===== run.sh =====
#!/bin/bash
# the make line also repeats each setting of config.mk as NAME=value (left out here)
make -C /OpenROAD-flow-scripts/flow DESIGN_CONFIG=/design/flow/config.mk WORK_HOME=/design/flow/orfs CLKGATE_MAP_FILE= finish

===== config.mk =====
export PLATFORM = sky130hd
export DESIGN_NAME = amber_mul
export DESIGN_NICKNAME = amber_mul
export VERILOG_FILES = /design/flow/design.v
export SDC_FILE = /design/flow/constraint.sdc
export NUM_CORES = 4
export LEC_CHECK = 0
export ABC_AREA = 1
export CAP_MARGIN = 20
export CELL_PAD_IN_SITES_DETAIL_PLACEMENT = 0
export CORE_MARGIN = 2
export CORE_UTILIZATION = 69
export CTS_CLUSTER_DIAMETER = 226
export CTS_CLUSTER_SIZE = 37
export GPL_TIMING_DRIVEN = 1
export HOLD_SLACK_MARGIN = 0.21
export MAX_ROUTING_LAYER = met5
export PLACE_DENSITY = 0.78
export SETUP_SLACK_MARGIN = -0.2
export SLEW_MARGIN = 20

===== constraint.sdc =====
create_clock -name core_clock -period 3.57 [get_ports {i_clk}]
set_input_delay 0.7140 -clock core_clock [delete_from_list [all_inputs] [get_ports {i_clk}]]
set_output_delay 0.7140 -clock core_clock [all_outputs]
set_load 0.01 [all_outputs]

===== design.v =====
module a23_multiply (
input                       i_clk,
input                       i_rst,           
input                       i_fetch_stall,
input       [31:0]          i_a_in,          
input       [31:0]          i_b_in,          
input       [1:0]           i_function,
input                       i_execute,
output      [31:0]          o_out,
output      [1:0]           o_flags,         
output reg                  o_done           
);
wire        enable;
wire        accumulate;
wire [33:0] multiplier;
wire [33:0] multiplier_bar;
wire [33:0] sum;
wire [33:0] sum34_b;
reg  [5:0]  count;
reg  [5:0]  count_nxt;
reg  [67:0] product;
reg  [67:0] product_nxt;
reg  [1:0]  flags_nxt;
wire [32:0] sum_acc1;            
assign enable         = i_function[0];
assign accumulate     = i_function[1];
assign multiplier     =  { 2'd0, i_a_in} ;
assign multiplier_bar = ~{ 2'd0, i_a_in} + 34'd1 ;
assign sum34_b        =  product[1:0] == 2'b01 ? multiplier     :
                         product[1:0] == 2'b10 ? multiplier_bar :
                                                 34'd0          ;
    assign sum =  product[67:34] + sum34_b;
    assign sum_acc1 = {1'd0, product[32:1]} + {1'd0, i_a_in};
always @*
    begin
    count_nxt           = count;
    product_nxt         = product;
    flags_nxt   = { product[32], product[32:1] == 32'd0 }; 
    if ( count == 6'd0 )
        product_nxt = {33'd0, 1'd0, i_b_in, 1'd0 } ;
    else if ( count <= 6'd33 )
        product_nxt = { sum[33], sum, product[33:1]} ;
    else if ( count == 6'd34 && accumulate )
        begin
        product_nxt         = { product[64:33], sum_acc1[31:0], 1'd0};  
        end
    if (count == 6'd0)   
        count_nxt   = enable ? 6'd1 : 6'd0;
    else if ((count == 6'd34 && !accumulate) ||   
             (count == 6'd35 &&  accumulate)  )   
        count_nxt   = 6'd0;
    else
        count_nxt   = count + 1'd1;
    end
always @ ( posedge i_clk )
    if ( i_rst )
        begin
        count           <= 6'd0;
        o_done          <= 1'd0;
        end
    else if ( !i_fetch_stall )
        begin
        count           <= i_execute ? count_nxt          : count;           
        product         <= i_execute ? product_nxt        : product;        
        o_done          <= i_execute ? count == 6'd31     : o_done;          
        end
assign o_out   = product[32:1]; 
assign o_flags = flags_nxt;
endmodule
module amber_mul (
input                       i_clk,
input                       i_rst,           
input                       i_start,
input                       i_accumulate,    
input       [31:0]          i_a,             
input       [31:0]          i_b,             
input       [31:0]          i_c,             
output                      o_ready,
output                      o_done,
output      [31:0]          o_result,
output      [1:0]           o_flags          
);
reg         busy;
reg         acc_q;
reg  [31:0] a_q;
reg  [31:0] c_q;
reg         done_d1;
reg         done_d2;
reg         done_d3;
wire        mult_done;
wire        take;
wire [31:0] mult_a;
wire [1:0]  mult_function;
assign take          = i_start && !busy;
assign o_ready       = !busy;
assign mult_a        = done_d2 ? c_q : a_q;
assign mult_function = busy ? { acc_q, 1'd0 } : { i_accumulate, take };
always @ ( posedge i_clk )
    if ( take )
        begin
        acc_q <= i_accumulate;
        a_q   <= i_a;
        c_q   <= i_c;
        end
always @ ( posedge i_clk )
    if ( i_rst )
        begin
        busy    <= 1'd0;
        done_d1 <= 1'd0;
        done_d2 <= 1'd0;
        done_d3 <= 1'd0;
        end
    else
        begin
        busy    <= take ? 1'd1 : ( o_done ? 1'd0 : busy );
        done_d1 <= mult_done;
        done_d2 <= done_d1;
        done_d3 <= done_d2 && acc_q;
        end
assign o_done = busy && ( acc_q ? done_d3 : done_d2 );
a23_multiply u_multiply (
    .i_clk          ( i_clk          ),
    .i_rst          ( i_rst          ),
    .i_fetch_stall  ( 1'd0           ),
    .i_a_in         ( mult_a         ),
    .i_b_in         ( i_b            ),
    .i_function     ( mult_function  ),
    .i_execute      ( 1'd1           ),
    .o_out          ( o_result       ),
    .o_flags        ( o_flags        ),
    .o_done         ( mult_done      )
);
endmodule

==> results_slide.txt, run 1 <==
Run Summary

Status
  – Status: failed layout checks
  – SO Faults: negative setup slack

Synth
  – Synth Register Bits: 143
  – Mean post-synth cell area: 7.38 sq um
  – Cell count listed in synth_stat.txt: about 1.5k
  – Simple-Gate Fraction of Synth Area: 30.0%
  – Top cells by count: 392 x nand2_1, 187 x nor2_1, 164 x inv_1
  – Top FF cell, synth: edfxtp_1
  – XORs/XNORs by Area: 1.90%
  – Syn_nets: 1671
  – Synth warn: 2
  – Mapped Area: ~11000 sq um
  – Top logic family: simple AND/OR/NAND/NOR gates
  – Register share after synthesis: 37.8%
  – Yosys top cell by area: edfxtp_1
  – Flip-flops with a built-in enable: about 130
  – Top area cell types: edfxtp_1 36%, nand2_1 13%, ha_1 7.8%
  – Yosys cell types: between 50 and 60
  – Complex Gates by Area: between 10 and 15%
  – Mux frac, synth: less than 1%
  – Ys async rst share: 0%
  – Yosys top cell by instances: nand2_1
  – Share of the synthesized area in the top cell type: between 30% and 40%
  – Adder share: 8.16%
  – Chip Area, Yosys: 11100 sq um
  – Post-Syn Instances: ~1.5k

Layout
  – Final non-filler cell total: ~1.9k
  – Finished Cell Area: 13600 sq um
  – Post-layout util: between 80% and 90%
  – Filler instances: 867
  – Area Overhead vs Synth: 23.3%
  – Net count, final: about 1.8k

Placed design
  – I/O Buffers: between 100 and 150
  – Placed cell areas: 12900 sq um
  – Gpl congestion: 1.07
  – Placed Instances: 1867
  – DP HPWL: 26600 um

Pwr
  – Seq pwr share: approximately a third
  – Peak supply drop: 0.417 mV
  – Sw frac: between 30% and 40%
  – Pwr dens: 468 nW/um^2
  – Comb. pwr: 2.40 mW
  – Top power group: combinational cells
  – Clk. pwr: 1.81 mW
  – Seq. pwr: roughly 2.2 mW
  – Clk pwr share: 28.3%
  – Int Pwr: 3.87 mW
  – Combinational Power Share: ~38%
  – Switching power: 2.51 mW
  – Lkg Pwr: 5.88 nW

Worst setup path
  – Critical Path End: u_multiply.product[66]
  – WP depth: 25
  – Crit-path max FO: 7
  – Crit path largest cell delay: about 420 ps
  – R2R cell count: 25
  – RR Startpoint: done_d2
  – Worst reg2reg path endpoint: u_multiply.product[66]
  – CP startpoint kind: flop
  – Worst EP required: 3750 ps
  – CP arrival: around 3800 ps
  – Slowest CP cell: dfxtp_4
  – Cell family with most CP delay: simple AND/OR/NAND/NOR gates
  – CP bufs+invs: 6
  – CP startpoint: done_d2
  – Cell mode on critical path: nand2_1
  – Crit path kind: flop to flop
  – CP Capture Type: flop
  – Reg2reg setup slack: -60 ps

Job
  – Max Cap Viol: 0
  – Tool warning count: 32

Global route
  – Gr ovfl total: 0
  – Antenna violations before repair: 0
  – First-pass GRT wire length: 60100 um
  – Largest net degree at the start of global routing: roughly 67
  – Vias in the first global route: 11.4k
  – Total track usage: 46.3%

Routing
  – Via count: 12.2k
  – Number of remaining DRC errors: 0
  – DRT Pass-1 Iters: 10
  – Avg WL per Cell: 20.7 um
  – Antenna diodes: 0
  – WL final: 39400 um
  – Antenna Violating Nets Remaining: 0
  – Vias per inst: 6.40
  – Initial DRC count: 1946

Clock network
  – H-tree levels: 4
  – Clock tree buffer depth: 2
  – Num CTS Buffers: 17
  – CTS tree: done
  – Root Driver: clkbuf_16
  – Clk latency late pin: 450 ps
  – Clock-pin slew on the worst setup and hold paths: 70 ps
  – CTS Hold Bufs: 0
  – Clock Sinks: 143

Final timing
  – Fmax: 275 MHz
  – Worst setup margin: -62.0 ps
  – Crit path time final: roughly 3600 ps
  – Final setup fails: 9
  – RSZ-0062 raised after global routing: yes
  – Setup_tns: -374 ps
  – Number of failing hold endpoints at the final stage: 0
  – Worst slew pin tran: ~630 ps
  – Max Clock Skew: 13.7 ps
  – Relative slew slack: 57.2%
  – Final period util: 102%
  – Pins Over Slew Limit: 0

Min path
  – Worst hold stages: 2
  – Hold Startpoint: done_d1
  – HP Class: flop to flop
  – Hold endpoint: done_d2

Floorplan
  – Initial cell density of the core: 70.2%
  – Core area: 15800 sq um
  – Die Wd: about 130 um
  – I/O pins: between 100 and 150
  – Row count: 46
  – Chip footprint: 17100 sq um
  – Die Y: approximately 130 um
[per-stage QoR]
| stage | power (mW) | hold WS [ps] | worst slack [ps] |
|---|---|---|---|
| after CTS | 6.20 | 413 | -158 |
| after detailed placement | 4.38 | 404 | -252 |
| after global routing | 6.60 | 417 | -293 |
| final | 6.38 | 416 | -62.0 |
| after global placement | 4.30 | 404 | -145 |
| after floorplan | 3.65 | 388 | 122 |
[routing by layer]
metal / global-route usage, % / routed length [um] / part of all wire (%)
met2: 73.2 / 17100 / 43
met4: 29.4 / 3230 / 8.2
met3: 14.2 / 5450 / 14
met1: 55.4 / 13600 / 35
met5: 0 / 0 / 0
[area by class of cell]
class / instances / area (sq um) / area share [%]
clock inverter: 14 / 144 / 1.05
timing repair buffer: 212 / 1970 / 14.4
clock buffer: 18 / 429 / 3.15
inverter: 172 / 648 / 4.75
multi-input combinational: 1127 / 6000 / 44.0
tap: 216 / 270 / 1.98
sequential: 143 / 4190 / 30.7
[repair_timing]
item / 4_1_cts / 5_1_grt
resized: 2 / 48
setup endpoints to repair: 8 / 20
pin swaps: 0 / 3
setup buffers: 0 / 3
==> run 2, diff against run 1 <==
- ABC_AREA: 1 -> not set
- CELL_PAD_IN_SITES_DETAIL_PLACEMENT: 0 -> not set
- CORE_UTILIZATION: 69 -> 68
- CTS_CLUSTER_DIAMETER: 226 -> not set
- CTS_CLUSTER_SIZE: 37 -> 34
- GPL_TIMING_DRIVEN: 1 -> not set
- HOLD_SLACK_MARGIN: 0.21 -> not set
- MAX_ROUTING_LAYER: met5 -> not set
- PLACE_DENSITY: 0.78 -> 0.6
- SETUP_SLACK_MARGIN: -0.2 -> not set
- clock period: 3.57 -> 4.06 ns (I/O delays scaled with it)
==> results_slide.txt, run 2 <==
Run Summary

Synth
  – Adder share: 8.85% (+0.69 points)
  – Synth warn: 2 (unchanged)
  – Complex Gates by Area: 19.5% (+6.8 points)
  – Syn_nets: 1191 (-29%)
  – Top logic family: AND-OR/OR-AND gates
  – Chip Area, Yosys: 10200 sq um (-7.8%)
  – Yosys top cell by instances: edfxtp_1
  – Yosys cell types: 74 (+45%)
  – Flip-flops with a built-in enable: 132 (unchanged)
  – Ys async rst share: 0% (unchanged)
  – Register share after synthesis: 41.0% (+3.2 points)
  – XORs/XNORs by Area: 6.61% (+4.7 points)
  – Mux frac, synth: 4.19% (+4.1 points)
  – Top cells by count: 132 x edfxtp_1, 70 x nor2_1, 69 x ha_1
  – Simple-Gate Fraction of Synth Area: 14.1% (-16 points)
  – Top FF cell, synth: edfxtp_1
  – Mapped Area: 10200 sq um (-7.8%)
  – Yosys top cell by area: edfxtp_1
  – Mean post-synth cell area: 10.0 sq um (+36%)
  – Post-Syn Instances: 1020 (-32%)
  – Top area cell types: edfxtp_1 39%, ha_1 8.5%, xnor2_1 4.3%
  – Synth Register Bits: 143 (unchanged)
  – Share of the synthesized area in the top cell type: 38.8% (+3.0 points)
  – Cell count listed in synth_stat.txt: 1020 (-32%)

Worst setup path
  – Crit-path max FO: 11 (+4)
  – Crit path kind: flop to flop
  – R2R cell count: 18 (-28%)
  – RR Startpoint: done_d2
  – Reg2reg setup slack: -1820 ps (-1760 ps)
  – Worst EP required: 4240 ps (+490 ps)
  – WP depth: 18 (-28%)
  – Crit path cell chain: buf_6 > nor3_1 > o211ai_1 > or4_4 > nor2b_4 > nand3_4 > a2111oi_4 > xnor2_1 > o22ai_2 > ha_4 > nor2b_1 > o21ai_1 > nand2b_1 > a21o_1 > a221o_1 > nand3_1 > o211ai_1 > mux2i_1
  – CP startpoint: done_d2
  – Slowest CP cell: nor3_1
  – Cell mode on critical path: o211ai_1
  – CP startpoint kind: flop
  – Crit path largest cell delay: 820 ps (+400 ps)
  – Cell family with most CP delay: simple AND/OR/NAND/NOR gates
  – CP Capture Type: flop
  – CP bufs+invs: 1 (-5)
  – Critical Path End: u_multiply.product[65]
  – CP arrival: 6060 ps (+2250 ps)
  – Worst reg2reg path endpoint: u_multiply.product[65]

Floorplan
  – Initial cell density of the core: 69.9% (-0.24 points)
  – Die Y: 126 um (-3.2%)
  – Row count: 44 (-4.3%)
  – Core area: 14600 sq um (-7.5%)
  – Chip footprint: 16000 sq um (-6.3%)
  – I/O pins: 136 (unchanged)
  – Die Wd: 126 um (-3.2%)

Placed design
  – Placed cell areas: 12500 sq um (-2.9%)
  – I/O Buffers: 135 (unchanged)
  – DP HPWL: 22800 um (-15%)
  – Gpl congestion: 0.927 (-13%)

Clock network
  – CTS Hold Bufs: 0 (unchanged)
  – Clk latency late pin: 450 ps (about the same)
  – Root Driver: clkbuf_16
  – H-tree levels: 4 (unchanged)
  – Num CTS Buffers: 17 (unchanged)
  – Clock Sinks: 143 (unchanged)
  – Clock tree buffer depth: 2 (unchanged)
  – CTS tree: done
  – Clock-pin slew on the worst setup and hold paths: 60 ps (about the same)

Min path
  – Hold endpoint: done_d1
  – Hold Startpoint: u_multiply.o_done
  – HP Class: flop to flop
  – Worst hold stages: 1 (-1)

Job
  – Max Cap Viol: 0 (unchanged)
  – Tool warning count: 34 (+6.3%)

Layout
  – Net count, final: 1456 (-21%)
  – Finished Cell Area: 14000 sq um (+2.8%)
  – Post-layout util: 96.1% (+9.6 points)
  – Area Overhead vs Synth: 37.5%
  – Filler instances: 288 (-67%)

Final timing
  – Pins Over Slew Limit: 0 (unchanged)
  – Relative slew slack: 33.4% (-24 points)
  – Number of failing hold endpoints at the final stage: 0 (unchanged)
  – Max Clock Skew: 14.2 ps (+0.542 ps)
  – Fmax: 170 MHz (-38%)
  – Worst slew pin tran: 991 ps (+356 ps)
  – Crit path time final: 5880 ps (+2250 ps)
  – Final period util: 145% (+43 points)
  – Worst setup margin: -1820 ps (-1760 ps)
  – Final setup fails: 33 (+24)
  – RSZ-0062 raised after global routing: yes

Pwr
  – Switching power: 2.26 mW (-9.9%)
  – Lkg Pwr: 5.55 nW (-5.6%)
  – Combinational Power Share: 40.0% (+2.4 points)
  – Top power group: combinational cells
  – Sw frac: 38.0% (-1.4 points)
  – Peak supply drop: 0.361 mV (-13%)
  – Pwr dens: 425 nW/um^2 (-9.1%)
  – Int Pwr: 3.70 mW (-4.4%)
  – Clk pwr share: 27.6% (-0.7 points)
  – Comb. pwr: 2.38 mW (about the same)
  – Seq. pwr: 1.93 mW (-11%)
  – Clk. pwr: 1.65 mW (-9%)
  – Seq pwr share: 32.4% (-1.7 points)

Routing
  – DRT Pass-1 Iters: 22 (+12)
  – Via count: 12.4k (+1.4%)
  – Vias per inst: 8.33 (+30%)
  – Number of remaining DRC errors: 0 (unchanged)
  – Antenna Violating Nets Remaining: 0 (unchanged)
  – WL final: 50100 um (+27%)
  – Initial DRC count: 3227 (+66%)
  – Avg WL per Cell: 33.8 um (+63%)

Global route
  – Largest net degree at the start of global routing: 67 (unchanged)
  – Vias in the first global route: 10.5k (-8.3%)
  – First-pass GRT wire length: 57600 um (-4.2%)
  – Antenna violations before repair: 3 (+3)
  – Total track usage: 46.2% (-0.11 points)
  – Gr ovfl total: 0 (unchanged)

Status
  – SO Faults: negative setup slack
  – Status: failed layout checks
==> run 2: stage by stage <==
stage	setup TNS [ps]	hold slack (ps)	instances	power (mW)	setup WS [ps]
3_5_place_dp	-3600	444	1414	3.68	-472
4_1_cts	-1400	453	1461	5.30	-325
6_report	-21140	479	1483	5.96	-1820
5_1_grt	-21020	483	1482	6.00	-1830
2_1_floorplan	-6930	414	1020	3.02	-1030
3_3_place_gp	-1360	445	1414	3.60	-324
==> run 2: layout make-up <==
cell class | count | area (sq um) | area share (%)
diodes | 1 | 2.50 | 0.0178
clock buffers | 25 | 549 | 3.92
clock inverters | 7 | 42.5 | 0.303
inverters | 47 | 176 | 1.26
multi-input cells | 763 | 6130 | 43.7
flip-flops and latches | 143 | 4190 | 29.9
well taps | 184 | 230 | 1.64
repair buffers | 313 | 2710 | 19.3
==> run 2: metal layers <==
| metal | track usage (%) | share of wire [%] |
|---|---|---|
| met4 | 26.6 | 13 |
| met1 | 56.8 | 29 |
| met2 | 73.3 | 40 |
| met3 | 13.0 | 18 |
| met5 | 0 | 0.20 |
==> run 2: timing repair <==
| item | 4_1_cts | 5_1_grt |
|---|---|---|
| endpoints found under the setup margin | 20 | 31 |
| resized | 44 | 98 |
| setup buffers | 15 | 21 |
| pin swaps | 34 | 39 |
==> run 3, diff against run 2 <==
- ABC_AREA: not set -> 1
- CORE_UTILIZATION: 68 -> 72
- CTS_CLUSTER_SIZE: 34 -> not set
- PLACE_DENSITY: 0.6 -> 0.35
- clock period: 4.06 -> 2.87 ns (I/O delays scaled with it)
==> results_slide.txt, run 3 <==
Implementation Results

Floorplan
  – Initial cell density of the core: 73.3% (+3.4 points)
  – Core area: 15100 sq um (+3.4%)
  – Die Wd: 128 um (+1.2%)
  – Chip footprint: 16400 sq um (+2.4%)
  – Die Y: 128 um (+1.2%)
  – I/O pins: 136 (unchanged)
  – Row count: 45 (+2.3%)

Synth
  – Syn_nets: 1671 (+40%)
  – Register share after synthesis: 37.8% (-3.2 points)
  – Mux frac, synth: 0.0904% (-4.1 points)
  – Yosys top cell by instances: nand2_1
  – Top area cell types: edfxtp_1 36%, nand2_1 13%, ha_1 7.8%
  – Yosys top cell by area: edfxtp_1
  – Post-Syn Instances: 1500 (+47%)
  – Cell count listed in synth_stat.txt: 1500 (+47%)
  – Adder share: 8.16% (-0.69 points)
  – Synth Register Bits: 143 (unchanged)
  – Yosys cell types: 51 (-31%)
  – Complex Gates by Area: 12.7% (-6.8 points)
  – Share of the synthesized area in the top cell type: 35.8% (-3.0 points)
  – Mean post-synth cell area: 7.38 sq um (-26%)
  – Top cells by count: 392 x nand2_1, 187 x nor2_1, 164 x inv_1
  – Simple-Gate Fraction of Synth Area: 30.0% (+16 points)
  – Flip-flops with a built-in enable: 132 (unchanged)
  – XORs/XNORs by Area: 1.90% (-4.7 points)
  – Synth warn: 2 (unchanged)
  – Top FF cell, synth: edfxtp_1
  – Mapped Area: 11100 sq um (+8.5%)
  – Ys async rst share: 0% (unchanged)
  – Top logic family: simple AND/OR/NAND/NOR gates
  – Chip Area, Yosys: 11100 sq um (+8.5%)

Status
  – Exit stage: 4_1_cts
  – Error msg: [ERROR DPL-0038] Utilization greater than 100%, impossible to legalize
  – Status: did not finish

Placed design
  – DP HPWL: 31700 um (+39%)
  – I/O Buffers: 135 (unchanged)
  – Gpl congestion: 1.07 (+16%)
[run 3: metrics by stage]
step	util, %	cell area, sq um	TNS [ps]	worst slack (ps)	std cells
3_3_place_gp	92.7	14000	-8960	-585	1967
3_5_place_dp	92.7	14000	-17490	-764	1967
2_1_floorplan	-	11200	-3530	-250	1500
==> run 4, diff against run 3 <==
- ABC_AREA: 1 -> not set
- CORE_UTILIZATION: 72 -> 71
- CTS_CLUSTER_SIZE: not set -> 35
- SETUP_SLACK_MARGIN: not set -> 1.32
- clock period: 2.87 -> 4.63 ns (I/O delays scaled with it)
==> results_slide.txt, run 4 <==
Implementation Results

Status
  – Status: did not finish
  – Exit stage: 4_1_cts
  – Error msg: [ERROR DPL-0033] detailed placement checks failed during check placement.

Floorplan
  – Chip footprint: 15300 sq um (-6.3%)
  – Die Y: 124 um (-3.2%)
  – I/O pins: 136 (unchanged)
  – Row count: 43 (-4.4%)
  – Die Wd: 124 um (-3.2%)
  – Core area: 13900 sq um (-7.7%)
  – Initial cell density of the core: 73.2% (-0.13 points)

Synth
  – Ys async rst share: 0% (unchanged)
  – Yosys cell types: 74 (+45%)
  – Mapped Area: 10200 sq um (-7.8%)
  – Synth warn: 2 (unchanged)
  – Mean post-synth cell area: 10.0 sq um (+36%)
  – Share of the synthesized area in the top cell type: 38.8% (+3.0 points)
  – Flip-flops with a built-in enable: 132 (unchanged)
  – Post-Syn Instances: 1020 (-32%)
  – Yosys top cell by instances: edfxtp_1
  – Complex Gates by Area: 19.5% (+6.8 points)
  – Synth Register Bits: 143 (unchanged)
  – Cell count listed in synth_stat.txt: 1020 (-32%)
  – Top area cell types: edfxtp_1 39%, ha_1 8.5%, xnor2_1 4.3%
  – Simple-Gate Fraction of Synth Area: 14.1% (-16 points)
  – Yosys top cell by area: edfxtp_1
  – Register share after synthesis: 41.0% (+3.2 points)
  – Adder share: 8.85% (+0.69 points)
  – Chip Area, Yosys: 10200 sq um (-7.8%)
  – Top cells by count: 132 x edfxtp_1, 70 x nor2_1, 69 x ha_1
  – Mux frac, synth: 4.19% (+4.1 points)
  – Top FF cell, synth: edfxtp_1
  – Top logic family: AND-OR/OR-AND gates
  – XORs/XNORs by Area: 6.61% (+4.7 points)
  – Syn_nets: 1191 (-29%)

Placed design
  – Placed Instances: 1312 (-33%)
  – Place WS: -56.9 ps (+707 ps)
  – I/O Buffers: 135 (unchanged)
  – DP HPWL: 20900 um (-34%)
  – Placed cell areas: 12000 sq um (-14%)
  – Gpl congestion: 0.942 (-12%)
## run 4: per-stage QoR
step           util [%]  TNS (ps)  power (mW)  hold WS (ps)
3_5_place_dp       85.9     -60.5        3.13           428
2_1_floorplan         -     -1060        2.70           414
3_3_place_gp       85.9         0        3.08           455
==> run 5, diff against run 4 <==
- CELL_PAD_IN_SITES_GLOBAL_PLACEMENT: not set -> 3
- CORE_ASPECT_RATIO: not set -> 0.5
- CORE_MARGIN: 2 -> 7
- CORE_UTILIZATION: 71 -> 40
- CTS_CLUSTER_DIAMETER: not set -> 364
- CTS_CLUSTER_SIZE: 35 -> 91
- GPL_ROUTABILITY_DRIVEN: not set -> 0
- SETUP_SLACK_MARGIN: 1.32 -> not set
- TNS_END_PERCENT: not set -> 20
- clock period: 4.63 -> 5.0 ns (I/O delays scaled with it)
==> results_slide.txt, run 5 <==
Run Summary

Worst setup path
  – CP startpoint: done_d2
  – CP arrival: 4990 ps
  – Critical Path End: u_multiply.product[65]
  – Crit path kind: flop to flop
  – Cell family with most CP delay: AND-OR/OR-AND gates
  – Crit-path max FO: 32
  – Worst EP required: 5190 ps
  – RR Startpoint: done_d2
  – Reg2reg setup slack: 200 ps
  – Slowest CP cell: or4_4
  – R2R cell count: 18
  – CP Capture Type: flop
  – CP bufs+invs: 1
  – CP startpoint kind: flop
  – Crit path cell chain: buf_12 > mux2i_4 > o211ai_2 > or4_4 > nor2b_4 > nand3_4 > a2111oi_4 > xnor2_1 > o22ai_2 > ha_1 > nor2b_1 > o21ai_0 > nand2b_1 > a21o_1 > a221o_1 > nand3_1 > o211ai_1 > mux2i_1
  – Worst reg2reg path endpoint: u_multiply.product[65]
  – Crit path largest cell delay: 610 ps
  – WP depth: 18

Placed design
  – Placed cell areas: 11900 sq um (-0.56%)
  – Place WS: 231 ps (+288 ps)
  – DP HPWL: 24300 um (+17%)
  – I/O Buffers: 135 (unchanged)

Synth
  – Mean post-synth cell area: 10.0 sq um (unchanged)
  – Cell count listed in synth_stat.txt: 1020 (unchanged)
  – Yosys top cell by instances: edfxtp_1
  – Adder share: 8.85% (unchanged)
  – Syn_nets: 1191 (unchanged)
  – Post-Syn Instances: 1020 (unchanged)
  – Register share after synthesis: 41.0% (unchanged)
  – Mux frac, synth: 4.19% (unchanged)
  – Simple-Gate Fraction of Synth Area: 14.1% (unchanged)
  – Top FF cell, synth: edfxtp_1
  – Top logic family: AND-OR/OR-AND gates
  – Mapped Area: 10200 sq um (unchanged)
  – Complex Gates by Area: 19.5% (unchanged)
  – Top area cell types: edfxtp_1 39%, ha_1 8.5%, xnor2_1 4.3%
  – Synth warn: 2 (unchanged)
  – Share of the synthesized area in the top cell type: 38.8% (unchanged)
  – Yosys top cell by area: edfxtp_1
  – Flip-flops with a built-in enable: 132 (unchanged)
  – Synth Register Bits: 143 (unchanged)
  – Chip Area, Yosys: 10200 sq um (unchanged)
  – Top cells by count: 132 x edfxtp_1, 70 x nor2_1, 69 x ha_1
  – Yosys cell types: 74 (unchanged)
  – Ys async rst share: 0% (unchanged)
  – XORs/XNORs by Area: 6.61% (unchanged)

Pwr
  – Clk. pwr: 1.37 mW
  – Combinational Power Share: 31.5%
  – Peak supply drop: between 0.15 and 0.2 mV
  – Pwr dens: 337 nW/um^2
  – Switching power: 1.36 mW
  – Clk pwr share: 32.2%
  – Int Pwr: 2.88 mW
  – Lkg Pwr: 4.71 nW
  – Comb. pwr: 1.33 mW
  – Seq. pwr: ~1.5 mW
  – Seq pwr share: around 36%
  – Top power group: registers
  – Sw frac: 32.1%

Global route
  – Gr busiest metal: met1
  – Grt met2 use: 29.6%
  – GRT met3 Usage: 6.39%
  – First-pass GRT wire length: 47800 um
  – Largest net degree at the start of global routing: 39
  – Vias in the first global route: 8176
  – Gr ovfl total: 0
  – Grt met1 use: 29.8%
  – Total track usage: around 20%
  – Antenna violations before repair: 2

Routing
  – DRT Pass-1 Iters: 5
  – WL final: between 30000 and 40000 um
  – Antenna diodes: 0
  – Antenna Violating Nets Remaining: 0
  – Via count: 8348
  – Initial DRC count: 568
  – Vias per inst: 5.58
  – Avg WL per Cell: 20.8 um
  – Number of remaining DRC errors: 0

Floorplan
  – Row count: 41 (-4.7%)
  – Core area: 25100 sq um (+80%)
  – I/O pins: 136 (unchanged)
  – Die Wd: 240 um (+94%)
  – Chip footprint: 30400 sq um (+98%)
  – Initial cell density of the core: 40.6% (-33 points)
  – Die Y: 127 um (+2.5%)

Min path
  – Hold Startpoint: done_d1
  – Worst hold stages: 1
  – Hold endpoint: done_d2
  – HP Class: flop to flop

Layout
  – Filler instances: 2337
  – Net count, final: 1310
  – Finished Cell Area: 12600 sq um
  – Area Overhead vs Synth: 23.4%

Clock network
  – Clk latency late pin: 440 ps
  – CTS tree: done
  – Clock tree buffer depth: 2
  – Num CTS Buffers: 17
  – Clock Sinks: 143
  – Root Driver: clkbuf_16
  – H-tree levels: 4
  – CTS Hold Bufs: 0
  – Clock-pin slew on the worst setup and hold paths: 60 ps

Final timing
  – Worst setup margin: a little under 200 ps
  – Final period util: 96.0%
  – Relative slew slack: 38.8%
  – Worst slew pin tran: 915 ps
  – Number of failing hold endpoints at the final stage: 0
  – Max Clock Skew: around 10 ps
  – Pins Over Slew Limit: 0
  – Final setup fails: 0
  – Fmax: 208 MHz
  – RSZ-0062 raised after global routing: yes
  – Crit path time final: 4800 ps

Job
  – Tool warning count: 33
  – Max Cap Viol: 0

Status
  – Status: no timing/DRC/antenna violations
[run 5: final cells by class]
| type | count | area [sq um] | share of cell area (%) |
|---|---|---|---|
| clock buffer | 18 | 429 | 3.41 |
| multi-input combinational | 763 | 5540 | 44.0 |
| tap | 344 | 430 | 3.42 |
| clock inverter | 14 | 191 | 1.52 |
| sequential | 143 | 4190 | 33.2 |
| inverter | 47 | 176 | 1.40 |
| timing repair buffer | 167 | 1640 | 13.1 |
[run 5: layer usage]
metal,up-vias,part of all wire [%]
met3,27,6.6
met2,204,42
met4,4,0.94
met1,4019,50
met5,-,0.071
li1,4094,-
[run 5: stage by stage]
stage               power, mW  instances  util, %  hold WS [ps]  setup TNS, ps
floorplan                2.45       1020        -           414           -178
global placement         2.87       1460     47.3           443              0
detailed placement       2.88       1461     47.4           442              0
CTS                      4.25       1493     49.8           443              0
global route             4.47       1496     50.1           463           -118
finish                   4.24       1496     50.1           443              0
[run 5: timing repair]
item                       in CTS  in global routing
setup buffers                   0                  2
gates resized                   0                  5
setup endpoints to repair       0                  5
hold endpoints to repair        0                  0
==> run 6, diff against run 5 <==
- CELL_PAD_IN_SITES_GLOBAL_PLACEMENT: 3 -> not set
- CORE_ASPECT_RATIO: 0.5 -> not set
- CORE_MARGIN: 7 -> 2
- CORE_UTILIZATION: 40 -> 64
- CTS_CLUSTER_DIAMETER: 364 -> not set
- CTS_CLUSTER_SIZE: 91 -> not set
- GPL_ROUTABILITY_DRIVEN: 0 -> not set
- PLACE_DENSITY: 0.35 -> not set
- TNS_END_PERCENT: 20 -> not set
- clock period: 5.0 -> 3.76 ns (I/O delays scaled with it)
==> results_slide.txt, run 6 <==
Run Summary

Global route
  – Antenna violations before repair: 2 (unchanged)
  – Total track usage: 47.6% (+27 points)
  – Gr ovfl total: 0 (unchanged)
  – Largest net degree at the start of global routing: 67 (+72%)
  – First-pass GRT wire length: 60300 um (+26%)
  – Vias in the first global route: 10.9k (+33%)

Final timing
  – Fmax: 194 MHz (-6.9%)
  – Final period util: 137% (+41 points)
  – Final hold slack: 458 ps (+14.9 ps)
  – Max Clock Skew: 17.6 ps (+7.45 ps)
  – Worst slew pin tran: 975 ps (+59.4 ps)
  – Crit path time final: 5160 ps (+357 ps)
  – Setup_tns: -23530 ps (-23530 ps)
  – Worst setup margin: -1400 ps (-1600 ps)
  – Final setup fails: 45 (+45)
  – Pins Over Slew Limit: 0 (unchanged)
  – RSZ-0062 raised after global routing: yes
  – Relative slew slack: 35.0% (-3.8 points)
  – Number of failing hold endpoints at the final stage: 0 (unchanged)

Synth
  – Yosys cell types: 74 (unchanged)
  – Post-Syn Instances: 1020 (unchanged)
  – Share of the synthesized area in the top cell type: 38.8% (unchanged)
  – XORs/XNORs by Area: 6.61% (unchanged)
  – Yosys top cell by instances: edfxtp_1
  – Mux frac, synth: 4.19% (unchanged)
  – Complex Gates by Area: 19.5% (unchanged)
  – Chip Area, Yosys: 10200 sq um (unchanged)
  – Top logic family: AND-OR/OR-AND gates
  – Ys async rst share: 0% (unchanged)
  – Syn_nets: 1191 (unchanged)
  – Cell count listed in synth_stat.txt: 1020 (unchanged)
  – Synth warn: 2 (unchanged)
  – Mapped Area: 10200 sq um (unchanged)
  – Top FF cell, synth: edfxtp_1
  – Top cells by count: 132 x edfxtp_1, 70 x nor2_1, 69 x ha_1
  – Synth Register Bits: 143 (unchanged)
  – Mean post-synth cell area: 10.0 sq um (unchanged)
  – Yosys top cell by area: edfxtp_1
  – Simple-Gate Fraction of Synth Area: 14.1% (unchanged)
  – Register share after synthesis: 41.0% (unchanged)
  – Flip-flops with a built-in enable: 132 (unchanged)
  – Top area cell types: edfxtp_1 39%, ha_1 8.5%, xnor2_1 4.3%
  – Adder share: 8.85% (unchanged)

Routing
  – Avg WL per Cell: 29.9 um (+44%)
  – Antenna diodes: 0 (unchanged)
  – Via count: 11.9k (+42%)
  – Antenna Violating Nets Remaining: 0 (unchanged)
  – WL final: 47300 um (+52%)
  – Vias per inst: 7.51 (+34%)
  – Initial DRC count: 2511 (+340%)
  – DRT Pass-1 Iters: 12 (+7)
  – Number of remaining DRC errors: 0 (unchanged)

Worst setup path
  – CP arrival: 5340 ps (+350 ps)
  – Critical Path End: u_multiply.product[66]
  – Crit path largest cell delay: 490 ps (-120 ps)
  – Crit-path max FO: 11 (-66%)
  – CP bufs+invs: 3 (+2)
  – Worst EP required: 3940 ps (-1250 ps)
  – WP depth: 17 (-1)
  – Cell family with most CP delay: AND-OR/OR-AND gates
  – RR Startpoint: done_d2
  – CP startpoint kind: flop
  – Reg2reg setup slack: -1400 ps (-1600 ps)
  – Crit path cell chain: buf_6 > buf_6 > nor3_1 > a21oi_1 > nor4_1 > nor2b_4 > nand3_4 > a2111oi_4 > buf_4 > nand2_1 > xnor2_1 > o2bb2ai_1 > ha_1 > a211o_1 > o32a_1 > xnor2_1 > nor2_1
  – Crit path kind: flop to flop
  – Slowest CP cell: nor4_1
  – CP startpoint: done_d2
  – R2R cell count: 17 (-1)
  – Worst reg2reg path endpoint: u_multiply.product[66]
  – CP Capture Type: flop

Job
  – Max Cap Viol: 0 (unchanged)
  – Tool warning count: 34 (+3.0%)

Pwr
  – Int Pwr: 4.06 mW (+41%)
  – Clk. pwr: 1.73 mW (+26%)
  – Total power draw: 6.51 mW (+54%)
  – Sw frac: 37.6% (+5.5 points)
  – Pwr dens: 444 nW/um^2 (+32%)
  – Combinational Power Share: 41.4% (+9.9 points)
  – Seq. pwr: 2.08 mW (+35%)
  – Comb. pwr: 2.69 mW (+100%)
  – Switching power: 2.45 mW (+80%)
  – Top power group: combinational cells
  – Lkg Pwr: 5.93 nW (+26%)
  – Clk pwr share: 26.7% (-5.5 points)
  – Seq pwr share: 31.9% (-4.4 points)
  – Peak supply drop: 0.482 mV (+190%)

Floorplan
  – Row count: 46 (+12%)
  – Core area: 15700 sq um (-37%)
  – Chip footprint: 17000 sq um (-44%)
  – Die Wd: 130 um (-46%)
  – Initial cell density of the core: 64.9% (+24 points)
  – Die Y: 130 um (+2.6%)
  – I/O pins: 136 (unchanged)

Clock network
  – Clock tree buffer depth: 2 (unchanged)
  – H-tree levels: 4 (unchanged)
  – Clock-pin slew on the worst setup and hold paths: 70 ps (about the same)
  – CTS tree: done
  – Clock Sinks: 143 (unchanged)
  – Num CTS Buffers: 17 (unchanged)
  – Clk latency late pin: 460 ps (+20 ps)
  – Root Driver: clkbuf_16

Layout
  – Post-layout util: 93.3% (+43 points)
  – Area Overhead vs Synth: 43.6%
  – Filler instances: 512 (-78%)
  – Final non-filler cell total: 1581 (+5.7%)
  – Net count, final: 1523 (+16%)

Placed design
  – I/O Buffers: 135 (unchanged)
  – Gpl congestion: 0.983
  – DP HPWL: 22700 um (-6.6%)
  – Placed Instances: 1520 (+4.0%)

Min path
  – Worst hold stages: 1 (unchanged)
  – Hold endpoint: done_d2
  – Hold Startpoint: done_d1
  – HP Class: flop to flop

Status
  – SO Faults: negative setup slack
  – Status: failed layout checks
-- run 6: per-stage QoR --
step | instance area (sq um) | worst slack [ps]
global placement | 13100 | -683
global route | 14700 | -1630
finish | 14700 | -1400
CTS | 14300 | -568
detailed placement | 13100 | -808
floorplan | 10300 | -1330
-- run 6: layout make-up --
cell class / instances / area, sq um / area share, %
Multi-Input combinational cell: 763 / 6180 / 42.2
Sequential cell: 143 / 4190 / 28.6
Timing Repair Buffer: 380 / 3270 / 22.3
Clock buffer: 21 / 493 / 3.36
Tap cell: 216 / 270 / 1.84
Inverter: 47 / 176 / 1.20
Clock inverter: 11 / 72.6 / 0.495
-- run 6: metal layers --
metal	up-vias	wire (um)	GRT usage (%)	part of all wire, %
li1	4498	-	-	-
met1	5348	14300	55.9	30
met2	1446	19900	76.3	42
met3	572	7650	14.8	16
met4	2	5380	30.0	11
met5	-	20	0	0.042
-- run 6: timing repair --
action	CTS	global route
hold buffers	0	0
hold endpoints to repair	0	0
pin swaps	69	23
endpoints found under the setup margin	37	43
gates cloned	0	0
gates resized	105	51
setup buffers	25	7
==> run 7, diff against run 6 <==
- CORE_UTILIZATION: 64 -> 72
- CTS_CLUSTER_DIAMETER: not set -> 94
- HOLD_SLACK_MARGIN: not set -> -0.09
- PLACE_DENSITY: not set -> 0.81
- clock period: 3.76 -> 4.59 ns (I/O delays scaled with it)
==> results_slide.txt, run 7 <==
Run Summary

Status
  – Status: failed layout checks
  – SO Faults: negative setup slack

Final timing
  – Number of failing hold endpoints at the final stage: 0 (unchanged)
  – Worst setup margin: -463 ps (+936 ps)
  – Worst slew pin tran: 982 ps (+7.48 ps)
  – Pins Over Slew Limit: 0 (unchanged)
  – Final hold slack: 459 ps (+1.34 ps)
  – Fmax: 198 MHz (+2.1%)
  – Final period util: 110% (-27 points)
  – Crit path time final: 5050 ps (-106 ps)
  – Max Clock Skew: 11.0 ps (-6.62 ps)
  – Setup_tns: -1890 ps (+21640 ps)
  – RSZ-0062 raised after global routing: yes
  – Final setup fails: 6 (-87%)
  – Relative slew slack: 34.4% (-0.57 points)

Routing
  – Initial DRC count: 1900 (-24%)
  – M1 WL: 11700 um (-18%)
  – WL final: 36800 um (-22%)
  – Vias per inst: 7.56 (+0.69%)
  – Number of remaining DRC errors: 0 (unchanged)
  – Via count: 10.4k (-13%)
  – DRT Pass-1 Iters: 7 (-5)
  – Antenna diodes: 0 (unchanged)
  – Max layer used: met4
  – Met2 WL: 16300 um (-18%)
  – Metal3 WL: 5500 um (-28%)
  – Antenna Violating Nets Remaining: 0 (unchanged)
  – Avg WL per Cell: 26.8 um (-10%)

Synth
  – Top logic family: AND-OR/OR-AND gates
  – Yosys top cell by area: edfxtp_1
  – Complex Gates by Area: 19.5% (unchanged)
  – Adder share: 8.85% (unchanged)
  – XORs/XNORs by Area: 6.61% (unchanged)
  – Mean post-synth cell area: 10.0 sq um (unchanged)
  – Yosys cell types: 74 (unchanged)
  – Yosys top cell by instances: edfxtp_1
  – Register share after synthesis: 41.0% (unchanged)
  – Mapped Area: 10200 sq um (unchanged)
  – Synth warn: 2 (unchanged)
  – Chip Area, Yosys: 10200 sq um (unchanged)
  – Flip-flops with a built-in enable: 132 (unchanged)
  – Share of the synthesized area in the top cell type: 38.8% (unchanged)
  – Post-Syn Instances: 1020 (unchanged)
  – Top FF cell, synth: edfxtp_1
  – Syn_nets: 1191 (unchanged)
  – Mux frac, synth: 4.19% (unchanged)
  – Ys async rst share: 0% (unchanged)
  – Simple-Gate Fraction of Synth Area: 14.1% (unchanged)
  – Cell count listed in synth_stat.txt: 1020 (unchanged)
  – Top cells by count: 132 x edfxtp_1, 70 x nor2_1, 69 x ha_1
  – Synth Register Bits: 143 (unchanged)
  – Top area cell types: edfxtp_1 39%, ha_1 8.5%, xnor2_1 4.3%

Floorplan
  – Die Wd: 123 um (-5.5%)
  – I/O pins: 136 (unchanged)
  – Initial cell density of the core: 73.5% (+8.6 points)
  – Die Y: 123 um (-5.5%)
  – Row count: 43 (-6.5%)
  – Chip footprint: 15100 sq um (-11%)
  – Core area: 13900 sq um (-12%)

Worst setup path
  – Crit path largest cell delay: 720 ps (+230 ps)
  – WP depth: 20 (+3)
  – Worst EP required: 4780 ps (+840 ps)
  – R2R cell count: 20 (+3)
  – CP bufs+invs: 3 (unchanged)
  – CP startpoint kind: flop
  – RR Startpoint: done_d2
  – CP startpoint: done_d2
  – Crit path cell chain: buf_12 > buf_8 > mux2i_4 > buf_6 > o211ai_2 > or4_4 > nor2b_4 > nand3_4 > a2111oi_4 > xnor2_2 > o22ai_2 > ha_4 > nor2b_1 > o21ai_1 > nand2b_1 > a21o_1 > a221o_1 > nand3_1 > o211ai_1 > mux2i_1
  – Worst reg2reg path endpoint: u_multiply.product[65]
  – Crit-path max FO: 5 (-6)
  – Critical Path End: u_multiply.product[65]
  – Reg2reg setup slack: -460 ps (+940 ps)
  – Cell family with most CP delay: AND-OR/OR-AND gates
  – CP arrival: 5240 ps (-100 ps)
  – CP Capture Type: flop
  – Slowest CP cell: a2111oi_4
  – Crit path kind: flop to flop

Layout
  – Area Overhead vs Synth: 25.7%
  – Filler instances: 495 (-3.3%)
  – Finished Cell Area: 12800 sq um (-12%)
  – Net count, final: 1350 (-11%)
  – Final non-filler cell total: 1371 (-13%)
  – Post-layout util: 92.4% (-0.89 points)

Clock network
  – CTS Hold Bufs: 0 (unchanged)
  – Num CTS Buffers: 17 (unchanged)
  – H-tree levels: 4 (unchanged)
  – CTS tree: done
  – Root Driver: clkbuf_16
  – Clock-pin slew on the worst setup and hold paths: 60 ps (about the same)
  – Clock tree buffer depth: 2 (unchanged)
  – Clock Sinks: 143 (unchanged)
  – Clk latency late pin: 450 ps (about the same)

Global route
  – First-pass GRT wire length: 47000 um (-22%)
  – Antenna violations before repair: 0 (-2)
  – Vias in the first global route: 8983 (-17%)
  – Total track usage: 41.0% (-6.6 points)
  – Largest net degree at the start of global routing: 67 (unchanged)
  – Gr ovfl total: 0 (unchanged)

Job
  – Max Cap Viol: 0 (unchanged)
  – Tool warning count: 34 (unchanged)

Pwr
  – Total power draw: 4.73 mW (-27%)
  – Clk. pwr: 1.39 mW (-20%)
  – Int Pwr: 3.07 mW (-24%)
  – Seq. pwr: 1.70 mW (-18%)
  – Pwr dens: 369 nW/um^2 (-17%)
  – Seq pwr share: 35.9% (+4.0 points)
  – Peak supply drop: 0.346 mV (-28%)
  – Switching power: 1.67 mW (-32%)
  – Combinational Power Share: 34.9% (-6.5 points)
  – Clk pwr share: 29.3% (+2.6 points)
  – Lkg Pwr: 4.93 nW (-17%)
  – Sw frac: 35.3% (-2.4 points)
  – Comb. pwr: 1.65 mW (-39%)
  – Top power group: registers

Placed design
  – Placed cell areas: 11900 sq um (-9.3%)
  – Gpl congestion: 0.955 (-2.8%)
  – I/O Buffers: 135 (unchanged)
  – Placed Instances: 1329 (-13%)
  – Place WS: -128 ps (+681 ps)
  – DP HPWL: 21400 um (-5.8%)

Min path
  – Hold Startpoint: u_multiply.o_done
  – Worst hold stages: 1 (unchanged)
  – HP Class: flop to flop
  – Hold endpoint: done_d1
## run 7: area by class of cell
| cell class | count | area, sq um | area share (%) |
|---|---|---|---|
| sequential | 143 | 4190 | 32.7 |
| multi-input combinational | 763 | 5730 | 44.7 |
| tap | 180 | 225 | 1.76 |
| timing repair buffer | 207 | 1950 | 15.2 |
| clock buffer | 18 | 429 | 3.35 |
| inverter | 47 | 176 | 1.38 |
| clock inverter | 13 | 124 | 0.966 |
## run 7: per-layer routing
metal  global-route usage (%)  up-vias
met5                        0        -
met4                     17.6        0
met3                     9.18      380
met2                     67.2     1189
met1                     52.6     4636
li1                         -     4156
## run 7: what timing repair did
| item | 4_1_cts | 5_1_grt |
|---|---|---|
| gates resized | 5 | 46 |
| setup endpoints to repair | 5 | 5 |
| buffers inserted | 3 | 9 |
| pin swaps | 4 | 19 |
==> run 8, diff against run 7 <==
- CAP_MARGIN: 20 -> 0
- CTS_CLUSTER_DIAMETER: 94 -> 43
- CTS_CLUSTER_SIZE: not set -> 50
- PLACE_DENSITY: 0.81 -> not set
- PLACE_DENSITY_LB_ADDON: not set -> 0.0
- SETUP_SLACK_MARGIN: not set -> 1.02
- clock period: 4.59 -> 5.0 ns (I/O delays scaled with it)
==> results_slide.txt, run 8 <==
Run Summary

Status
  – Status: failed layout checks
  – SO Faults: negative setup slack

Worst setup path
  – Crit path cell chain: buf_12 > mux2i_2 > o211ai_1 > or4_4 > nor2b_4 > nand3_4 > a2111oi_4 > xnor2_1 > o22ai_2 > ha_4 > a21oi_4 > o21ai_2 > a21o_1 > a21o_1 > a21oi_2 > o211ai_1 > a31oi_1 > xor2_1 > nor2_1
  – Critical Path End: u_multiply.product[64]
  – CP Capture Type: flop
  – Reg2reg setup slack: -120 ps (+340 ps)
  – Cell family with most CP delay: AND-OR/OR-AND gates
  – CP bufs+invs: 1 (-2)
  – RR Startpoint: done_d2
  – Crit-path max FO: 8 (+3)
  – CP startpoint kind: flop
  – Worst reg2reg path endpoint: u_multiply.product[64]
  – Crit path largest cell delay: 510 ps (-210 ps)
  – CP arrival: 5270 ps (+30 ps)
  – Worst EP required: 5150 ps (+370 ps)
  – Slowest CP cell: or4_4
  – WP depth: 19 (-5.0%)
  – R2R cell count: 19 (-5.0%)
  – CP startpoint: done_d2
  – Crit path kind: flop to flop

Clock network
  – CTS Hold Bufs: 0 (unchanged)
  – Root Driver: clkbuf_16
  – Clock-pin slew on the worst setup and hold paths: 70 ps (about the same)
  – Clk latency late pin: 450 ps (about the same)
  – H-tree levels: 4 (unchanged)
  – Clock tree buffer depth: 2 (unchanged)
  – Clock Sinks: 143 (unchanged)
  – CTS tree: done
  – Num CTS Buffers: 17 (unchanged)

Synth
  – Post-Syn Instances: 1020 (unchanged)
  – Yosys top cell by area: edfxtp_1
  – Flip-flops with a built-in enable: 132 (unchanged)
  – Top cells by count: 132 x edfxtp_1, 70 x nor2_1, 69 x ha_1
  – Mux frac, synth: 4.19% (unchanged)
  – Top area cell types: edfxtp_1 39%, ha_1 8.5%, xnor2_1 4.3%
  – Syn_nets: 1191 (unchanged)
  – XORs/XNORs by Area: 6.61% (unchanged)
  – Simple-Gate Fraction of Synth Area: 14.1% (unchanged)
  – Ys async rst share: 0% (unchanged)
  – Cell count listed in synth_stat.txt: 1020 (unchanged)
  – Yosys cell types: 74 (unchanged)
  – Synth Register Bits: 143 (unchanged)
  – Mapped Area: 10200 sq um (unchanged)
  – Mean post-synth cell area: 10.0 sq um (unchanged)
  – Chip Area, Yosys: 10200 sq um (unchanged)
  – Top FF cell, synth: edfxtp_1
  – Yosys top cell by instances: edfxtp_1
  – Share of the synthesized area in the top cell type: 38.8% (unchanged)
  – Adder share: 8.85% (unchanged)
  – Top logic family: AND-OR/OR-AND gates
  – Complex Gates by Area: 19.5% (unchanged)
  – Synth warn: 2 (unchanged)
  – Register share after synthesis: 41.0% (unchanged)

Final timing
  – Pins Over Slew Limit: 0 (unchanged)
  – Fmax: 195 MHz (-1.3%)
  – Crit path time final: 5120 ps (+67.1 ps)
  – Relative slew slack: 24.0% (-10 points)
  – Final period util: 102% (-7.7 points)
  – Worst setup margin: -120 ps (+343 ps)
  – Final hold slack: 471 ps (+11.9 ps)
  – Worst slew pin tran: 1140 ps (+155 ps)
  – Final setup fails: 1 (-5)
  – RSZ-0062 raised after global routing: yes
  – Setup_tns: -120 ps (+1770 ps)
  – Max Clock Skew: 22.6 ps (+11.6 ps)
  – Number of failing hold endpoints at the final stage: 0 (unchanged)

Pwr
  – Peak supply drop: 0.316 mV (-8.8%)
  – Seq pwr share: 34.4% (-1.5 points)
  – Top power group: combinational cells
  – Comb. pwr: 1.65 mW (about the same)
  – Clk. pwr: 1.33 mW (-4%)
  – Lkg Pwr: 4.94 nW (about the same)
  – Sw frac: 37.4% (+2.1 points)
  – Int Pwr: 2.85 mW (-7.0%)
  – Clk pwr share: 29.2% (about the same)
  – Seq. pwr: 1.57 mW (-8%)
  – Combinational Power Share: 36.4% (+1.5 points)
  – Switching power: 1.70 mW (+1.8%)
  – Pwr dens: 346 nW/um^2 (-6.4%)
  – Total power draw: 4.55 mW (-3.9%)

Layout
  – Filler instances: 372 (-25%)
  – Post-layout util: 94.8% (+2.4 points)
  – Area Overhead vs Synth: 29.0%
  – Finished Cell Area: 13200 sq um (+2.6%)
  – Net count, final: 1332 (-1.3%)

Min path
  – Hold endpoint: done_d1
  – Worst hold stages: 1 (unchanged)
  – Hold Startpoint: u_multiply.o_done
  – HP Class: flop to flop

Floorplan
  – Row count: 43 (unchanged)
  – Die Wd: 123 um (unchanged)
  – Chip footprint: 15100 sq um (unchanged)
  – Core area: 13900 sq um (unchanged)
  – Die Y: 123 um (unchanged)
  – Initial cell density of the core: 73.5% (unchanged)
  – I/O pins: 136 (unchanged)

Global route
  – Gr ovfl total: 0 (unchanged)
  – Antenna violations before repair: 0 (unchanged)
  – Total track usage: 44.5% (+3.4 points)
  – Largest net degree at the start of global routing: 67 (unchanged)
  – First-pass GRT wire length: 50800 um (+8.2%)
  – Vias in the first global route: 9460 (+5.3%)

Placed design
  – Placed cell areas: 11600 sq um (-2.9%)
  – I/O Buffers: 135 (unchanged)
  – DP HPWL: 19600 um (-8.4%)
  – Gpl congestion: 0.965 (+1.0%)

Job
  – Tool warning count: 33 (-2.9%)
  – Max Cap Viol: 0 (unchanged)

Routing
  – DRT Pass-1 Iters: 15 (+8)
  – Initial DRC count: 3211 (+69%)
  – Antenna diodes: 0 (unchanged)
  – WL final: 43100 um (+17%)
  – Vias per inst: 8.24 (+9.1%)
  – Via count: 11.2k (+7.7%)
  – Number of remaining DRC errors: 0 (unchanged)
  – Avg WL per Cell: 31.9 um (+19%)
  – Antenna Violating Nets Remaining: 0 (unchanged)
run 8: what timing repair did:
action                     in CTS  in global routing
buffers inserted               17                 22
pin swaps                      28                 48
gates resized                  52                 83
setup endpoints to repair      25                 34
gates cloned                    2                  0
run 8: per-stage QoR:
stage | std cells | setup slack, ps
2_1_floorplan | 1020 | -87.9
3_3_place_gp | 1281 | 252
3_5_place_dp | 1281 | 76.0
4_1_cts | 1332 | 524
5_1_grt | 1354 | -59.9
6_report | 1354 | -120
run 8: routing by layer:
layer | up-vias | global-route usage [%] | routed length, um
met2 | 1564 | 71.4 | 17800
met4 | 0 | 20.9 | 5100
met5 | - | 0 | 0
met3 | 572 | 13.7 | 7210
li1 | 4136 | - | -
met1 | 4888 | 55.1 | 13000
run 8: area by class of cell:
class,count,area [sq um],area share (%)
Clock buffer,18,429,3.26
Clock inverter,14,161,1.23
Inverter,47,176,1.34
Multi-Input combinational cell,763,6110,46.4
Sequential cell,143,4190,31.8
Tap cell,180,225,1.71
Timing Repair Buffer,189,1870,14.2
==> run 9, diff against run 8 <==
- CAP_MARGIN: 0 -> 40
- CTS_CLUSTER_DIAMETER: 43 -> not set
- CTS_CLUSTER_SIZE: 50 -> not set
- HOLD_SLACK_MARGIN: -0.09 -> not set
- PLACE_DENSITY: not set -> 0.92
- PLACE_DENSITY_LB_ADDON: 0.0 -> not set
- SETUP_SLACK_MARGIN: 1.02 -> not set
- clock period: 5.0 -> 4.44 ns (I/O delays scaled with it)
==> results_slide.txt, run 9 <==
Run Summary

Synth
  – Simple-Gate Fraction of Synth Area: 14.1% (unchanged)
  – Cell count listed in synth_stat.txt: 1020 (unchanged)
  – Top area cell types: edfxtp_1 39%, ha_1 8.5%, xnor2_1 4.3%
  – Register share after synthesis: 41.0% (unchanged)
  – Top FF cell, synth: edfxtp_1
  – Chip Area, Yosys: 10200 sq um (unchanged)
  – Yosys top cell by instances: edfxtp_1
  – Adder share: 8.85% (unchanged)
  – Mux frac, synth: 4.19% (unchanged)
  – Yosys top cell by area: edfxtp_1
  – Yosys cell types: 74 (unchanged)
  – XORs/XNORs by Area: 6.61% (unchanged)
  – Synth Register Bits: 143 (unchanged)
  – Mapped Area: 10200 sq um (unchanged)
  – Flip-flops with a built-in enable: 132 (unchanged)
  – Mean post-synth cell area: 10.0 sq um (unchanged)
  – Top logic family: AND-OR/OR-AND gates
  – Syn_nets: 1191 (unchanged)
  – Ys async rst share: 0% (unchanged)
  – Top cells by count: 132 x edfxtp_1, 70 x nor2_1, 69 x ha_1
  – Post-Syn Instances: 1020 (unchanged)
  – Complex Gates by Area: 19.5% (unchanged)
  – Synth warn: 2 (unchanged)
  – Share of the synthesized area in the top cell type: 38.8% (unchanged)

Routing
  – Vias per inst: 7.93 (-3.7%)
  – Initial DRC count: 2536 (-21%)
  – Via count: 11.1k (-0.90%)
  – WL final: 43000 um (-0.30%)
  – Avg WL per Cell: 30.9 um (-3.2%)
  – DRT Pass-1 Iters: 17 (+2)
  – Antenna Violating Nets Remaining: 0 (unchanged)
  – Number of remaining DRC errors: 0 (unchanged)

Worst setup path
  – CP startpoint kind: flop
  – Slowest CP cell: mux2i_1
  – RR Startpoint: done_d2
  – CP bufs+invs: 1 (unchanged)
  – Crit-path max FO: 12 (+4)
  – Crit path cell chain: buf_6 > mux2i_1 > o211ai_1 > or4_4 > xnor2_1 > o22ai_1 > ha_1 > nand4_1 > o221ai_2 > a221oi_2 > o2111a_1 > a211oi_2 > o211a_1 > o32a_1 > xnor2_1 > nor2_1
  – Cell mode on critical path: xnor2_1
  – Worst reg2reg path endpoint: u_multiply.product[66]
  – CP startpoint: done_d2
  – Reg2reg setup slack: -1240 ps (-1120 ps)
  – CP arrival: 5860 ps (+590 ps)
  – Cell family with most CP delay: AND-OR/OR-AND gates
  – Crit path kind: flop to flop
  – R2R cell count: 16 (-3)
  – Critical Path End: u_multiply.product[66]
  – WP depth: 16 (-3)
  – CP Capture Type: flop
  – Crit path largest cell delay: 750 ps (+240 ps)
  – Worst EP required: 4620 ps (-530 ps)

Final timing
  – Worst slew pin tran: 972 ps (-165 ps)
  – Fmax: 176 MHz (-9.9%)
  – Pins Over Slew Limit: 0 (unchanged)
  – Setup_tns: -16180 ps (-16060 ps)
  – Max Clock Skew: 14.4 ps (-8.14 ps)
  – Final period util: 128% (+26 points)
  – Final setup fails: 25 (+24)
  – Number of failing hold endpoints at the final stage: 0 (unchanged)
  – Final hold slack: 461 ps (-10.1 ps)
  – Relative slew slack: 35.1% (+11 points)
  – RSZ-0062 raised after global routing: yes
  – Worst setup margin: -1240 ps (-1120 ps)
  – Crit path time final: 5680 ps (+563 ps)

Pwr
  – Clk pwr share: 28.7% (-0.5 points)
  – Lkg Pwr: 5.06 nW (+2.5%)
  – Clk. pwr: 1.46 mW (+10%)
  – Total power draw: 5.09 mW (+12%)
  – Switching power: 1.87 mW (+10%)
  – Top power group: combinational cells
  – Combinational Power Share: 36.7% (+0.3 points)
  – Seq. pwr: 1.76 mW (+10%)
  – Comb. pwr: 1.87 mW (+13%)
  – Seq pwr share: 34.6% (+0.2 points)
  – Peak supply drop: 0.322 mV (+1.9%)
  – Pwr dens: 390 nW/um^2 (+13%)
  – Sw frac: 36.8% (-0.54 points)
  – Int Pwr: 3.21 mW (+13%)

Min path
  – HP Class: flop to flop
  – Worst hold stages: 1 (unchanged)
  – Hold Startpoint: u_multiply.o_done
  – Hold endpoint: done_d1

Floorplan
  – Chip footprint: 15100 sq um (unchanged)
  – I/O pins: 136 (unchanged)
  – Row count: 43 (unchanged)
  – Core area: 13900 sq um (unchanged)
  – Die Wd: 123 um (unchanged)
  – Die Y: 123 um (unchanged)
  – Initial cell density of the core: 73.5% (unchanged)

Job
  – Max Cap Viol: 0 (unchanged)
  – Tool warning count: 32 (-3.0%)

Clock network
  – Clock Sinks: 143 (unchanged)
  – Clock-pin slew on the worst setup and hold paths: 70 ps (about the same)
  – CTS Hold Bufs: 0 (unchanged)
  – H-tree levels: 4 (unchanged)
  – Clk latency late pin: 470 ps (+20 ps)
  – Root Driver: clkbuf_16
  – Num CTS Buffers: 17 (unchanged)
  – CTS tree: done
  – Clock tree buffer depth: 2 (unchanged)

Layout
  – Total area of sequential cells: 4190 sq um (unchanged)
  – Area Overhead vs Synth: 27.9%
  – Net count, final: 1371 (+2.9%)
  – Comb area: 5780 sq um (-5.3%)
  – Filler instances: 438 (+18%)
  – Post-layout util: 94.0% (-0.83 points)

Global route
  – Antenna violations before repair: 3 (+3)
  – Largest net degree at the start of global routing: 36 (-46%)
  – Vias in the first global route: 9791 (+3.5%)
  – Gr ovfl total: 0 (unchanged)
  – First-pass GRT wire length: 53400 um (+5.0%)
  – Total track usage: 47.5% (+3.0 points)

Placed design
  – DP HPWL: 22200 um (+13%)
  – Gpl congestion: 0.982 (+1.8%)
  – I/O Buffers: 135 (unchanged)

Status
  – Status: failed layout checks
  – SO Faults: negative setup slack
-- run 9: cell type report --
type	instances	share of cell area (%)
multi-input cells	763	44.3
flip-flops and latches	143	32.1
repair buffers	228	16.1
clock buffers	24	4.02
well taps	180	1.73
inverters	47	1.35
clock inverters	8	0.374
diodes	1	0.0192
-- run 9: timing repair --
action                     4_1_cts  5_1_grt
pin swaps                       12       18
setup endpoints to repair       10       27
buffers inserted                 3       13
resized                         17       51
cloned                           0        0
-- run 9: metrics by stage --
stage               std cells  instance area, sq um  setup slack [ps]
finish                   1394                 13000             -1240
global route             1394                 13000             -1230
CTS                      1379                 12700              2.09
detailed placement       1344                 12000             -98.9
global placement         1343                 12000              39.4
floorplan                1020                 10300              -648
-- run 9: layer usage --
metal | GRT usage [%] | routed length (um) | up-vias | share of wire (%)
met5 | 0 | 90 | - | 0.21
met4 | 33.4 | 4710 | 4 | 11
met3 | 14.5 | 7540 | 508 | 18
met2 | 74.9 | 18200 | 1457 | 42
met1 | 55.3 | 12500 | 4887 | 29
li1 | - | - | 4204 | -
==> run 10, diff against run 9 <==
- ABC_AREA: not set -> 1
- CAP_MARGIN: 40 -> 20
- CTS_CLUSTER_SIZE: not set -> 34
- PLACE_DENSITY: 0.92 -> 0.6
- clock period: 4.44 -> 5.67 ns (I/O delays scaled with it)
==> results_slide.txt, run 10 <==
Run Summary

Layout
  – Finished Cell Area: 12900 sq um (-1.1%)
  – Final non-filler cell total: 1802 (+29%)
  – Area Overhead vs Synth: 16.6%
  – Net count, final: 1772 (+29%)

Status
  – Status: no timing/DRC/antenna violations

Pwr
  – Comb. pwr: 1.44 mW (-23%)
  – Top power group: combinational cells
  – Pwr dens: 309 nW/um^2 (-21%)
  – Int Pwr: 2.41 mW (-25%)
  – Seq pwr share: 34.5% (about the same)
  – Seq. pwr: 1.37 mW (-22%)
  – Peak supply drop: 0.275 mV (-15%)
  – Lkg Pwr: 5.51 nW (+8.9%)
  – Sw frac: 39.5% (+2.7 points)
  – Switching power: 1.57 mW (-16%)
  – Clk pwr share: 29.2% (+0.5 points)
  – Total power draw: 3.98 mW (-22%)
  – Combinational Power Share: 36.3% (-0.4 points)
  – Clk. pwr: 1.16 mW (-21%)

Synth
  – Complex Gates by Area: 12.7% (-6.8 points)
  – Share of the synthesized area in the top cell type: 35.8% (-3.0 points)
  – Register share after synthesis: 37.8% (-3.2 points)
  – Yosys top cell by instances: nand2_1
  – Synth warn: 2 (unchanged)
  – Syn_nets: 1671 (+40%)
  – Top area cell types: edfxtp_1 36%, nand2_1 13%, ha_1 7.8%
  – Mux frac, synth: 0.0904% (-4.1 points)
  – Yosys cell types: 51 (-31%)
  – Yosys top cell by area: edfxtp_1
  – Mapped Area: 11100 sq um (+8.5%)
  – Mean post-synth cell area: 7.38 sq um (-26%)
  – Synth Register Bits: 143 (unchanged)
  – Ys async rst share: 0% (unchanged)
  – Flip-flops with a built-in enable: 132 (unchanged)
  – Post-Syn Instances: 1500 (+47%)
  – Simple-Gate Fraction of Synth Area: 30.0% (+16 points)
  – Top logic family: simple AND/OR/NAND/NOR gates
  – Top cells by count: 392 x nand2_1, 187 x nor2_1, 164 x inv_1
  – XORs/XNORs by Area: 1.90% (-4.7 points)
  – Top FF cell, synth: edfxtp_1
  – Chip Area, Yosys: 11100 sq um (+8.5%)
  – Adder share: 8.16% (-0.69 points)
  – Cell count listed in synth_stat.txt: 1500 (+47%)

Floorplan
  – Die Wd: 128 um (+4.0%)
  – I/O pins: 136 (unchanged)
  – Die Y: 128 um (+4.0%)
  – Row count: 45 (+4.7%)
  – Initial cell density of the core: 73.3% (-0.16 points)
  – Chip footprint: 16400 sq um (+8.2%)
  – Core area: 15100 sq um (+8.7%)

Clock network
  – Num CTS Buffers: 17 (unchanged)
  – Clock Sinks: 143 (unchanged)
  – H-tree levels: 4 (unchanged)
  – Clock tree buffer depth: 2 (unchanged)
  – CTS Hold Bufs: 0 (unchanged)
  – CTS tree: done
  – Clk latency late pin: 450 ps (-20 ps)
  – Root Driver: clkbuf_16
  – Setup Fix Bufs, Post-CTS: 0 (-3)
  – CTS resizes: 0 (-17)
  – Clock-pin slew on the worst setup and hold paths: 70 ps (about the same)

Worst setup path
  – Crit-path max FO: 30 (+18)
  – Crit path largest cell delay: 770 ps (+20 ps)
  – Worst EP required: 5870 ps (+1250 ps)
  – Cell mode on critical path: nand2_1
  – Crit path cell chain: inv_4 > nand2_1 > nand2_2 > inv_1 > ha_1 > inv_1 > nor3_4 > nand3_2 > o21ai_1 > nand2_1 > o21ai_1 > a21oi_1 > ha_1 > nand2_1 > nor2_1 > nand2_1 > o21ai_0 > nand3_1 > a21oi_1 > nor2_1
  – CP bufs+invs: 3 (+2)
  – Slowest CP cell: dfxtp_1
  – Critical Path End: u_multiply.product[62]
  – CP startpoint: done_d2
  – CP arrival: 5520 ps (-340 ps)
  – Worst reg2reg path endpoint: u_multiply.product[62]
  – Crit path kind: flop to flop
  – CP Capture Type: flop
  – Cell family with most CP delay: simple AND/OR/NAND/NOR gates
  – WP depth: 20 (+4)
  – CP startpoint kind: flop
  – Reg2reg setup slack: 350 ps (+1600 ps)
  – RR Startpoint: done_d2
  – R2R cell count: 20 (+4)

Global route
  – Vias in the first global route: 11.6k (+19%)
  – First-pass GRT wire length: 62300 um (+17%)
  – Total track usage: 49.9% (+2.4 points)
  – Largest net degree at the start of global routing: 64 (+78%)
  – Gr ovfl total: 0 (unchanged)
  – Antenna violations before repair: 0 (-3)

Final timing
  – Fmax: 188 MHz (+6.9%)
  – Relative slew slack: 22.8% (-12 points)
  – Worst slew pin tran: 1160 ps (+184 ps)
  – Crit path time final: 5320 ps (-365 ps)
  – Pins Over Slew Limit: 0 (unchanged)
  – Setup_tns: 0 ps (+16180 ps)
  – Final period util: 93.8% (-34 points)
  – Final hold slack: 462 ps (+1.44 ps)
  – Number of failing hold endpoints at the final stage: 0 (unchanged)
  – Max Clock Skew: 11.0 ps (-3.39 ps)
  – RSZ-0062 raised after global routing: no
  – Final setup fails: 0 (-100%)

Routing
  – Via count: 12.3k (+11%)
  – Antenna Violating Nets Remaining: 0 (unchanged)
  – Number of remaining DRC errors: 0 (unchanged)
  – Avg WL per Cell: 22.4 um (-28%)
  – DRT Pass-1 Iters: 13 (-4)
  – Vias per inst: 6.81 (-14%)
  – Antenna diodes: 0 (-1)
  – WL final: 40300 um (-6.3%)
  – Initial DRC count: 2763 (+9.0%)

Placed design
  – Placed cell areas: 12300 sq um (+2.5%)
  – I/O Buffers: 135 (unchanged)
  – Gpl congestion: 1.08 (+9.7%)
  – Placed Instances: 1770 (+32%)
  – DP HPWL: 26900 um (+21%)

Job
  – Max Cap Viol: 0 (unchanged)
  – Tool warning count: 32 (unchanged)

Min path
  – Hold Startpoint: u_multiply.o_done
  – Hold endpoint: done_d1
  – Worst hold stages: 2 (+1)
  – HP Class: flop to flop
==> run 10: per-layer routing <==
metal	part of all wire, %	track usage, %
met1	32	60.0
met2	44	77.7
met3	16	16.3
met4	8.1	31.8
met5	0.11	0
==> run 10: area by class of cell <==
class                           instances  area [sq um]
Multi-Input combinational cell       1127          5870
Sequential cell                       143          4180
Fill cell                             808          2190
Timing Repair Buffer                  140          1390
Inverter                              172           648
Clock buffer                           18           429
Tap cell                              188           235
Clock inverter                         14           146
==> run 10: through the flow <==
step | setup WS, ps | util, %
5_1_grt | 140 | 85.5
3_3_place_gp | 1510 | 81.7
6_report | 351 | 85.5
2_1_floorplan | 1190 | -
3_5_place_dp | 1180 | 81.7
4_1_cts | 778 | 85.5
Power is estimated from default activity; no workload was simulated.
